Setup of alpha:
Design chip_top, start of the top module:
module chip_top
  ( input          clk_i
  , input          reset_i
  , input          v_i
  , input  [31:0]  a_i
  , input  [31:0]  b_i
  , output         v_o
  , output [63:0]  c_o
  );
clock: 3.47 ns
lec_check: 0
abc_area: 1
cap_margin: 20
core_margin: 2
core_utilization: 72
cts_cluster_diameter: 330
cts_cluster_size: 97
setup_slack_margin: 0.52
slew_margin: 20
tns_end_percent: 10
run.sh (not shown) runs the stock make flow with config.mk's settings and CLKGATE_MAP_FILE=.
[flow] alpha | stages: complete | final checks: fail | reason: negative setup slack
[inputs] beta vs alpha
==> flow/config.mk <==
export PLATFORM = sky130hd
export DESIGN_NAME = chip_top
export DESIGN_NICKNAME = chip_top
export VERILOG_FILES = /design/flow/design.v
export SDC_FILE = /design/flow/constraint.sdc
export NUM_CORES = 4
export LEC_CHECK = 0
export CAP_MARGIN = 20
export CORE_MARGIN = 2
export CORE_UTILIZATION = 72
export PLACE_DENSITY = 0.67
export SLEW_MARGIN = 20
==> flow/constraint.sdc <==
create_clock -name core_clock -period 7.06 [get_ports {clk_i}]
set_input_delay 1.4120 -clock core_clock [delete_from_list [all_inputs] [get_ports {clk_i}]]
set_output_delay 1.4120 -clock core_clock [all_outputs]
set_load 0.01 [all_outputs]
- Complete run, failing final checks: beta, reason negative setup slack.
- Compared to alpha, beta shows a wider setup margin.
- Measured against alpha, the number of unique standard cell types used by synthesis of beta comes out at 2.2 times the reference value.
- Re number of DRC violations after detailed-routing iteration 0: beta is about 50% down on alpha.
- Measured against each other, beta and alpha differ in sequential share of layout area, the lower figure coming from alpha.
> inputs changed (beta -> gamma)
diff --git a/flow/config.mk b/flow/config.mk
--- a/flow/config.mk
+++ b/flow/config.mk
@@ -8,5 +8,6 @@
 export CAP_MARGIN = 20
 export CORE_MARGIN = 2
-export CORE_UTILIZATION = 72
-export PLACE_DENSITY = 0.67
+export CORE_UTILIZATION = 67
+export CTS_CLUSTER_SIZE = 89
+export SETUP_SLACK_MARGIN = 1.22
 export SLEW_MARGIN = 20
==> flow/constraint.sdc <==
create_clock -name core_clock -period 6.99 [get_ports {clk_i}]
set_input_delay 1.3980 -clock core_clock [delete_from_list [all_inputs] [get_ports {clk_i}]]
set_output_delay 1.3980 -clock core_clock [all_outputs]
set_load 0.01 [all_outputs]
[summary]
gamma vs beta — worst-case reg-to-reg path depth climbed by a few percent
Final cell count in gamma is 78 higher than in beta
Area occupied by registers for gamma is higher than for beta.
Nothing crashed in gamma and all stages finished; the problem is that the final layout failed, the offending checks being negative setup slack.
| layout clock buffer count | lower: gamma |
gamma vs beta: via count down
In gamma the global-route usage turned out 3.6 points lower than in beta.

---

## job 9130
chip_top again, from the RTL that the note above started with.
clock: 7.35 ns
lec_check: 0
cap_margin: 20
core_margin: 2
core_utilization: 25
slew_margin: 20
In job 9130 the implementation ran to completion but is not tape-out ready, as the final checks report negative setup slack.
[inputs] job 5367 vs job 9130
Settings: CAP_MARGIN: 20 -> 40; CORE_UTILIZATION: 25 -> 72; the clock period (ns, I/O delays scaled along): 7.35 -> 7.05.
Notes after the runs:
Job 5367 -> stages 100% | layout checks FAIL | negative setup slack
Total setup buffers inserted after CTS (job 5367 over job 9130): increase, 45%
Compared with job 9130, job 5367 shows global-route usage higher by 32 points.
In the reports for job 9130 and job 5367, the smaller critical path depth belongs to job 5367.
Per the comparison of job 5367 with job 9130, cell area -about 5%, routed wire length shows an increase of 12000 um, worst hold slack down 0.0040 ns.
| total area of multi-input combinational cells | job 9130 vs job 5367 | ≈ equal |
Going from job 9130 to job 5367, number of nets in the synthesized netlist did not really move; least setup slack across all paths after layout went down.
--- input diff job 5367..job 7882 ---
Settings: CORE_UTILIZATION: 72 -> 40; CAP_MARGIN: 40 -> 20; the clock period (ns, I/O delays scaled along): 7.05 -> 7.35.
## What came out
- Job 7882: done, clean on timing, DRC and antenna
- | initial DRC count | job 7882 vs job 5367 | 54% lower |
- Going from job 5367 to job 7882, global-route wire length before repair lost 16000 um; worst setup slack picked up an extra 0.50 ns.
diff inputs: job 7882 => job 2725
Settings: putting PLACE_DENSITY at 0.67 where nothing was set; swapping 40 for 72 in CORE_UTILIZATION; swapping 7.35 for 4.08 in the clock period (ns, I/O delays scaled along).
### Flow results
Job 7882 went all the way through the flow, and no timing, DRC or antenna check failed.
Tool error GRT-0232 stopped job 2725 during 5_1_grt; no final results.
Number of rows created at floorplan in job 2725 is about 26% lower than in job 7882
Placeable core area (lower): job 2725
Compared with job 7882, in job 2725 post-cts repair resize count shows an increase of 410%, y dimension of the die -about 25%, die size decreased by 44% relative to the old numbers, placement-stage worst setup slack fell 2.93 ns, number of post-CTS setup repair buffers climbed 29.
From job 2725 to job 7882, worst-case clock buffer depth did not move at all.
## Diff of input files: job 4226 against job 2725
Settings: CORE_UTILIZATION: 72 -> 62; PLACE_DENSITY: 0.67 -> unset; CTS_CLUSTER_DIAMETER: unset -> 234; CTS_CLUSTER_SIZE: unset -> 100; the clock period (ns, I/O delays scaled along): 4.08 -> 7.5.
Findings:
Job 4226 | status: complete | timing, DRC, antenna: pass
Reported for job 2725 and job 4226, share of flip-flops with an asynchronous set or reset after synthesis turned out identical to the last digit.
There was hardly any difference in synthesized area between job 4226 and job 2725.
| post-synthesis share of cell area spent on xor and xnor gates | job 2725 vs job 4226 | ≈ equal |
Core outline area for job 4226: about 17% up relative to job 2725
Job 4226 against job 2725: weighted congestion reported at the end of routability-driven placement now sits at about the same level; setup slack after placement picked up an extra 3.24 ns; die size increased by 0.0082 mm2 relative to the old numbers; hold-fix buffer count after cts closely matched the old numbers.
